==> inputs of 02-27 <==
// cfs_aligner
  module cfs_aligner#(
    parameter ALGN_DATA_WIDTH = 32,
    parameter FIFO_DEPTH      = 8,
    localparam int unsigned APB_ADDR_WIDTH    = 16,
    localparam int unsigned APB_DATA_WIDTH    = 32,
    localparam int unsigned ALGN_OFFSET_WIDTH = ALGN_DATA_WIDTH <= 8 ? 1 : $clog2(ALGN_DATA_WIDTH/8),
    localparam int unsigned ALGN_SIZE_WIDTH   = $clog2(ALGN_DATA_WIDTH/8)+1
  ) (
    input wire clk,
    input wire reset_n,
    input wire[APB_ADDR_WIDTH-1:0]    paddr,
    input wire                        pwrite,
    input wire                        psel,
    input wire                        penable,
    input wire[APB_DATA_WIDTH-1:0]    pwdata,
    output wire                       pready,
    output reg[APB_DATA_WIDTH-1:0]    prdata,
    output reg                        pslverr,
    input                             md_rx_valid,
    input[ALGN_DATA_WIDTH-1:0]        md_rx_data,
    input[ALGN_OFFSET_WIDTH-1:0]      md_rx_offset,
    input[ALGN_SIZE_WIDTH-1:0]        md_rx_size,
    output reg                        md_rx_ready,
    output reg                        md_rx_err,
    output reg                        md_tx_valid,
    output reg[ALGN_DATA_WIDTH-1:0]   md_tx_data,
    output reg[ALGN_OFFSET_WIDTH-1:0] md_tx_offset,
    output reg[ALGN_SIZE_WIDTH-1:0]   md_tx_size,
    input                             md_tx_ready,
    input                             md_tx_err,
    output reg                        irq
  );
clock: 3.98 ns
lec_check: 0
abc_area: 1
cap_margin: 20
core_aspect_ratio: 1.35
core_margin: 2
core_utilization: 72
cts_cluster_diameter: 347
cts_cluster_size: 100
place_density: 0.41
setup_slack_margin: 0.59
slew_margin: 20
run.sh (not shown) runs the stock make flow with config.mk's settings and CLKGATE_MAP_FILE=.
==> 04-25: changes against 02-27 <==
Settings changed: ABC_AREA 1 to unset, CAP_MARGIN 20 to 15, CORE_ASPECT_RATIO 1.35 to unset, CORE_UTILIZATION 72 to 70, CTS_CLUSTER_DIAMETER 347 to unset, CTS_CLUSTER_SIZE 100 to 37, PLACE_DENSITY 0.41 to unset, SETUP_SLACK_MARGIN 0.59 to 0.71.
==> flow/constraint.sdc (replaced) <==
create_clock -name core_clock -period 4.84 [get_ports {clk}]
set_input_delay 0.9680 -clock core_clock [delete_from_list [all_inputs] [get_ports {clk}]]
set_output_delay 0.9680 -clock core_clock [all_outputs]
set_load 0.01 [all_outputs]
==> results <==
04-25 completed, yet does not pass: setup timing. 02-27 failed in 5_1_grt.
In 02-27 the synthesized cell count is larger than in 04-25, by 26%.
Of 04-25 and 02-27, 04-25 has the higher die area (gap about 1.7%, measured against 02-27).
Area after synthesis: 04-25 is lower than 02-27 (about 1.1%).
==> figures <==
item	02-27	04-25
Post-Syn Instances	3542	2805
Syn Std Cell Area	35900 um2	35500 um2
H-tree depth	1	3
Cell count listed in synth_stat.txt	3542	2805
Simple-gate area share of the yosys netlist	20.4%	9.42%
Clock buffer count from CTS	11	71
Post-synthesis compound-gate area fraction	9.67%	16.0%
Status	stopped before the end	finished with violations
Stage where the flow stopped	5_1_grt	-
Violated checks	-	setup timing
Share of synthesized area spent on multiplexers	0.0279%	6.00%
Global placement routability congestion	1.02	1.02
Die height	263 um	229 um
XOR Share, Synth	0.366%	0.543%
Top area contributor share	49.6%	50.1%
Synth top cell by count	nand2_1	edfxtp_1
Pre-Place Util	72.5%	70.9%
Die Area	51600 um2	52500 um2
Distinct cell type count of the synthesized netlist	70	104
Postcts setup bufs	113	56

---

==> 03-06 <==
cfs_aligner again, from the RTL that the note above started with.
==> flow/config.mk <==
export PLATFORM = sky130hd
export DESIGN_NAME = cfs_aligner
export DESIGN_NICKNAME = cfs_aligner
export VERILOG_FILES = /design/flow/design.v
export SDC_FILE = /design/flow/constraint.sdc
export NUM_CORES = 4
export LEC_CHECK = 0
export CAP_MARGIN = 5
export CORE_ASPECT_RATIO = 0.89
export CORE_MARGIN = 2
export CORE_UTILIZATION = 72
export CTS_CLUSTER_DIAMETER = 205
export CTS_CLUSTER_SIZE = 100
export PLACE_DENSITY = 0.36
export SETUP_SLACK_MARGIN = 1.11
export SLEW_MARGIN = 20
==> flow/constraint.sdc <==
create_clock -name core_clock -period 3.88 [get_ports {clk}]
set_input_delay 0.7760 -clock core_clock [delete_from_list [all_inputs] [get_ports {clk}]]
set_output_delay 0.7760 -clock core_clock [all_outputs]
set_load 0.01 [all_outputs]
==> 05-28: changes against 03-06 <==
ABC_AREA = 1   (was unset)
CAP_MARGIN = 20   (was 5)
CORE_ASPECT_RATIO = unset   (was 0.89)
CTS_CLUSTER_DIAMETER = unset   (was 205)
CTS_CLUSTER_SIZE = unset   (was 100)
PLACE_DENSITY = unset   (was 0.36)
SETUP_SLACK_MARGIN = unset   (was 1.11)
SLEW_MARGIN = 40   (was 20)
==> flow/constraint.sdc (replaced) <==
create_clock -name core_clock -period 5.68 [get_ports {clk}]
set_input_delay 1.1360 -clock core_clock [delete_from_list [all_inputs] [get_ports {clk}]]
set_output_delay 1.1360 -clock core_clock [all_outputs]
set_load 0.01 [all_outputs]
==> 05-07: changes against 03-06 <==
CAP_MARGIN = 20   (was 5)
CORE_ASPECT_RATIO = unset   (was 0.89)
CORE_UTILIZATION = 11   (was 72)
CTS_CLUSTER_DIAMETER = unset   (was 205)
CTS_CLUSTER_SIZE = unset   (was 100)
PLACE_DENSITY = unset   (was 0.36)
SETUP_SLACK_MARGIN = unset   (was 1.11)
==> flow/constraint.sdc (replaced) <==
create_clock -name core_clock -period 11.8 [get_ports {clk}]
set_input_delay 2.3600 -clock core_clock [delete_from_list [all_inputs] [get_ports {clk}]]
set_output_delay 2.3600 -clock core_clock [all_outputs]
set_load 0.01 [all_outputs]
==> notes <==
05-07 completed without violations. 05-28 ran to the end with no violations. 03-06 ended with an error in global routing (5_1_grt).
Of 05-28 and 05-07, 05-28 has the higher sequential share of layout area (gap 5.0 points).
Against 05-07, the non-clock buffer count of 05-28 is higher by 30.
Synthesized cell count is the same in 05-07 and 03-06.
In count of clock-buffer cells in the layout, 05-07 and 05-28 do not differ.
Of 05-07 and 05-28, 05-07 has the higher register-to-register slack (gap 3.2 ns).
Critical path depth: 05-28 is higher than 05-07 (4).
Of 05-07 and 05-28, 05-28 has the higher routed wire length (gap about 3%, measured against 05-28).

---

==> job 8967: inputs <==
Starting RTL as in the previous note.
clock: 10.0 ns
lec_check: 0
cap_margin: 5
cell_pad_in_sites_detail_placement: 2
core_margin: 2
core_utilization: 40
cts_cluster_diameter: 27
gpl_routability_driven: 1
hold_slack_margin: 0.11
slew_margin: 20
tns_end_percent: 45
==> inputs of job 4914, as changes to job 8967 <==
--- a/flow/config.mk
+++ b/flow/config.mk
@@ -6,11 +6,10 @@
 export NUM_CORES = 4
 export LEC_CHECK = 0
 export CAP_MARGIN = 5
-export CELL_PAD_IN_SITES_DETAIL_PLACEMENT = 2
 export CORE_MARGIN = 2
 export CORE_UTILIZATION = 40
 export CTS_CLUSTER_DIAMETER = 27
 export GPL_ROUTABILITY_DRIVEN = 1
 export HOLD_SLACK_MARGIN = 0.11
 export SLEW_MARGIN = 20
-export TNS_END_PERCENT = 45
+export TNS_END_PERCENT = 50
==> inputs of job 522, as changes to job 8967 <==
==> flow/config.mk (replaced) <==
export PLATFORM = sky130hd
export DESIGN_NAME = cfs_aligner
export DESIGN_NICKNAME = cfs_aligner
export VERILOG_FILES = /design/flow/design.v
export SDC_FILE = /design/flow/constraint.sdc
export NUM_CORES = 4
export LEC_CHECK = 0
export CAP_MARGIN = 20
export CORE_MARGIN = 2
export CORE_UTILIZATION = 72
export CTS_CLUSTER_DIAMETER = 26
export CTS_CLUSTER_SIZE = 49
export PLACE_DENSITY = 0.64
export SETUP_SLACK_MARGIN = 1.14
export SLEW_MARGIN = 20
==> flow/constraint.sdc (replaced) <==
create_clock -name core_clock -period 4.98 [get_ports {clk}]
set_input_delay 0.9960 -clock core_clock [delete_from_list [all_inputs] [get_ports {clk}]]
set_output_delay 0.9960 -clock core_clock [all_outputs]
set_load 0.01 [all_outputs]
==> inputs of job 2103, as changes to job 8967 <==
==> flow/config.mk (replaced) <==
export PLATFORM = sky130hd
export DESIGN_NAME = cfs_aligner
export DESIGN_NICKNAME = cfs_aligner
export VERILOG_FILES = /design/flow/design.v
export SDC_FILE = /design/flow/constraint.sdc
export NUM_CORES = 4
export LEC_CHECK = 0
export CAP_MARGIN = 20
export CORE_MARGIN = 2
export CORE_UTILIZATION = 72
export CTS_CLUSTER_SIZE = 40
export PLACE_DENSITY = 0.66
export SLEW_MARGIN = 20
==> flow/constraint.sdc (replaced) <==
create_clock -name core_clock -period 4.81 [get_ports {clk}]
set_input_delay 0.9620 -clock core_clock [delete_from_list [all_inputs] [get_ports {clk}]]
set_output_delay 0.9620 -clock core_clock [all_outputs]
set_load 0.01 [all_outputs]
==> results <==
| metric | job 2103 | job 4914 | job 8967 | job 522 |
|---|---|---|---|---|
| Worst stage delay on the critical path | 0.69 ns | 0.74 ns | 0.68 ns | - |
| Hold path startpoint | - | core.regs.pready$_DFF_PN0_ | core.regs.pready$_DFF_PN0_ | - |
| Setup violations, final | 322 | 0 | 0 | - |
| Number of buffers and inverters on the critical path | 2 | 3 | 2 | - |
| Number of cells after detailed placement | 3,689 | 3,993 | 3,993 | 3,635 |
| Worst reg2reg setup slack | -0.84 ns | 2.31 ns | 1.80 ns | - |
| Worst Hold Margin | 0.2983 ns | 0.4639 ns | 0.4850 ns | - |
| Status | failed layout checks | no timing/DRC/antenna violations | no timing/DRC/antenna violations | did not finish |
| Last stage reached | - | - | - | global routing (5_1_grt) |
| Reasons for failing layout checks | negative setup slack | - | - | - |
| Post-CTS sizing | 57 | 0 | 0 | 387 |
| CP max-delay cell | sky130_fd_sc_hd__a221oi_2 | sky130_fd_sc_hd__clkdlybuf4s50_1 | sky130_fd_sc_hd__o41ai_1 | - |
| Worst setup path end | core.ctrl.push_data[36]$_DFFE_PN0P_ | md_rx_ready | md_rx_ready | - |
| Worst-case setup margin in the final layout | -0.8391 ns | 1.472 ns | 0.9401 ns | - |
| First-pass iteration count of the detailed router | 15 | 9 | 8 | - |
| Total die area | 51,080 um2 | 91,110 um2 | 91,110 um2 | 51,080 um2 |
| Logic cell area | 13,460 um2 | 12,800 um2 | 12,800 um2 | - |
| Top routing layer used | met5 | met5 | met4 | - |
| Launching element type of the critical path | flop | primary input | primary input | - |
| Worst slew margin | 15.76% | 31.65% | 24.64% | - |
| Met2 wire length | 60.93 mm | 52.59 mm | 76.70 mm | - |
| Non-clock buffer count | 418 | 185 | 185 | - |

---

==> inputs of run a <==
cfs_aligner again, from the RTL that the note above started with.
clock: 11.9 ns
lec_check: 0
abc_area: 1
cap_margin: 20
cell_pad_in_sites_detail_placement: 1
cell_pad_in_sites_global_placement: 2
core_aspect_ratio: 1.28
core_margin: 6
core_utilization: 40
gpl_routability_driven: 1
max_routing_layer: met4
min_routing_layer: met2
place_density: 0.4
setup_slack_margin: 2.5
slew_margin: 15
tns_end_percent: 45
==> run b: changes against run a <==
Settings changed: ABC_AREA 1 to default, CELL_PAD_IN_SITES_DETAIL_PLACEMENT 1 to default, CELL_PAD_IN_SITES_GLOBAL_PLACEMENT 2 to default, CORE_ASPECT_RATIO 1.28 to default, CORE_MARGIN 6 to 2, CORE_UTILIZATION 40 to 72, CTS_CLUSTER_SIZE from default to 48, GPL_ROUTABILITY_DRIVEN 1 to default, MAX_ROUTING_LAYER met4 to default, MIN_ROUTING_LAYER met2 to default, PLACE_DENSITY 0.4 to default, SETUP_SLACK_MARGIN 2.5 to -0.35, SLEW_MARGIN 15 to 20, TNS_END_PERCENT 45 to default.
==> flow/constraint.sdc (replaced) <==
create_clock -name core_clock -period 4.84 [get_ports {clk}]
set_input_delay 0.9680 -clock core_clock [delete_from_list [all_inputs] [get_ports {clk}]]
set_output_delay 0.9680 -clock core_clock [all_outputs]
set_load 0.01 [all_outputs]
==> summary of the runs <==
Critical path depth: run b is lower than run a (3).
Synthesized area: run b is smaller than run a (about 1.1%).
Run a passed the timing, design-rule and antenna checks. Run b finished with setup timing left.
Against run b, the global-route usage of run a is lower by 11 points.
Between run b and run a, the lower utilization is in run a (gap 40 points).
Of run a and run b, run a has the higher first-iteration DRC count (gap about 0.6%, measured against run b).
Sequential share of layout area: run a is higher than run b (1.3 points).
In sequential cell count, run b and run a do not differ.
Of run b and run a, run a has the higher cell count (gap about 22%, measured against run a).
Between run a and run b, the lower via count is in run b (gap 25%, measured against run b).

---

==> 04-17: inputs <==
Starting RTL as in the previous note.
export LEC_CHECK = 0
export CAP_MARGIN = 20
export CORE_MARGIN = 8
export CORE_UTILIZATION = 46
export CTS_CLUSTER_DIAMETER = 280
export GPL_ROUTABILITY_DRIVEN = 1
export PLACE_DENSITY = 0.4
export SETUP_SLACK_MARGIN = 0.25
export SLEW_MARGIN = 10
create_clock -name core_clock -period 15.0 [get_ports {clk}]
==> inputs of 11-13, as changes to 04-17 <==
ABC_AREA = 1   (was not set)
CORE_UTILIZATION = 49   (was 46)
CTS_CLUSTER_DIAMETER = not set   (was 280)
CTS_CLUSTER_SIZE = 76   (was not set)
GPL_ROUTABILITY_DRIVEN = not set   (was 1)
GPL_TIMING_DRIVEN = 0   (was not set)
MAX_ROUTING_LAYER = met5   (was not set)
MIN_ROUTING_LAYER = met2   (was not set)
PLACE_DENSITY = not set   (was 0.4)
PLACE_DENSITY_LB_ADDON = 0.2   (was not set)
SETUP_SLACK_MARGIN = 1.32   (was 0.25)
SLEW_MARGIN = 20   (was 10)
==> flow/constraint.sdc (replaced) <==
create_clock -name core_clock -period 7.26 [get_ports {clk}]
set_input_delay 1.4520 -clock core_clock [delete_from_list [all_inputs] [get_ports {clk}]]
set_output_delay 1.4520 -clock core_clock [all_outputs]
set_load 0.01 [all_outputs]
==> inputs of 07-10, as changes to 04-17 <==
CORE_MARGIN = 2   (was 8)
CORE_UTILIZATION = 40   (was 46)
CTS_CLUSTER_DIAMETER = not set   (was 280)
GPL_ROUTABILITY_DRIVEN = not set   (was 1)
PLACE_DENSITY = not set   (was 0.4)
SETUP_SLACK_MARGIN = not set   (was 0.25)
SLEW_MARGIN = 20   (was 10)
==> flow/constraint.sdc (replaced) <==
create_clock -name core_clock -period 10.0 [get_ports {clk}]
set_input_delay 2.0000 -clock core_clock [delete_from_list [all_inputs] [get_ports {clk}]]
set_output_delay 2.0000 -clock core_clock [all_outputs]
set_load 0.01 [all_outputs]
==> flow_summary.ini <==
; physical design summary
[global_routing]
grt_pass1_wl_mm = 154.8
track_usage_pct = 22.36

[run_status]
status = no timing/DRC/antenna violations

[hold_path]
hold_start = core.regs.pready
worstHoldPathCells = 1
holdPathEnd = core.regs.pready

[logic_synthesis]
synth_seq_share_pct = 61.28
top_cells_by_count = 592 x edfxtp_1, 262 x nand2_1, 161 x nor2_1, 148 x dfrtp_1, 139 x mux2_2
ys_sh_simple_pct = 9.421
ys_sh_adder_pct = 3.610

[placement]
dpl.hpwl_mm = 67.20

[timing]
relSlewSlack_pct = 28.72
(the above is from 07-10)
==> flow_summary.ini <==
; physical design summary
[hold_path]
hold_start = core.regs.pready
holdPathEnd = core.regs.pready

[logic_synthesis]
ys_sh_adder_pct = 3.610
synth_seq_share_pct = 61.28

[run_status]
status = no timing/DRC/antenna violations

[global_routing]
track_usage_pct = 24.09
grt_pass1_wl_mm = 159.3

[placement]
dpl.hpwl_mm = 68.62
(the above is from 04-17)
==> flow_summary.ini <==
; physical design summary
[run_status]
status = no timing/DRC/antenna violations

[logic_synthesis]
synth_seq_share_pct = 60.62
ys_sh_adder_pct = 3.572
ys_sh_simple_pct = 20.38

[hold_path]
worstHoldPathCells = 2
holdPathEnd = core.regs.edge_detect_max_drop.dly1_data
hold_start = core.rx_ctrl.synch_status_cnt_drop.o[7]

[global_routing]
track_usage_pct = 40.49
antenna_found_initial = 0
grtUsageMet2_pct = 50.29
grt_pass1_wl_mm = 169.6

[setup_path]
crit_path_start_kind = flop
crit_slowest_cell = a21oi_1

[clocking]
cts_hold_buf = 0

[placement]
dpl.hpwl_mm = 82.89
(the above is from 11-13)
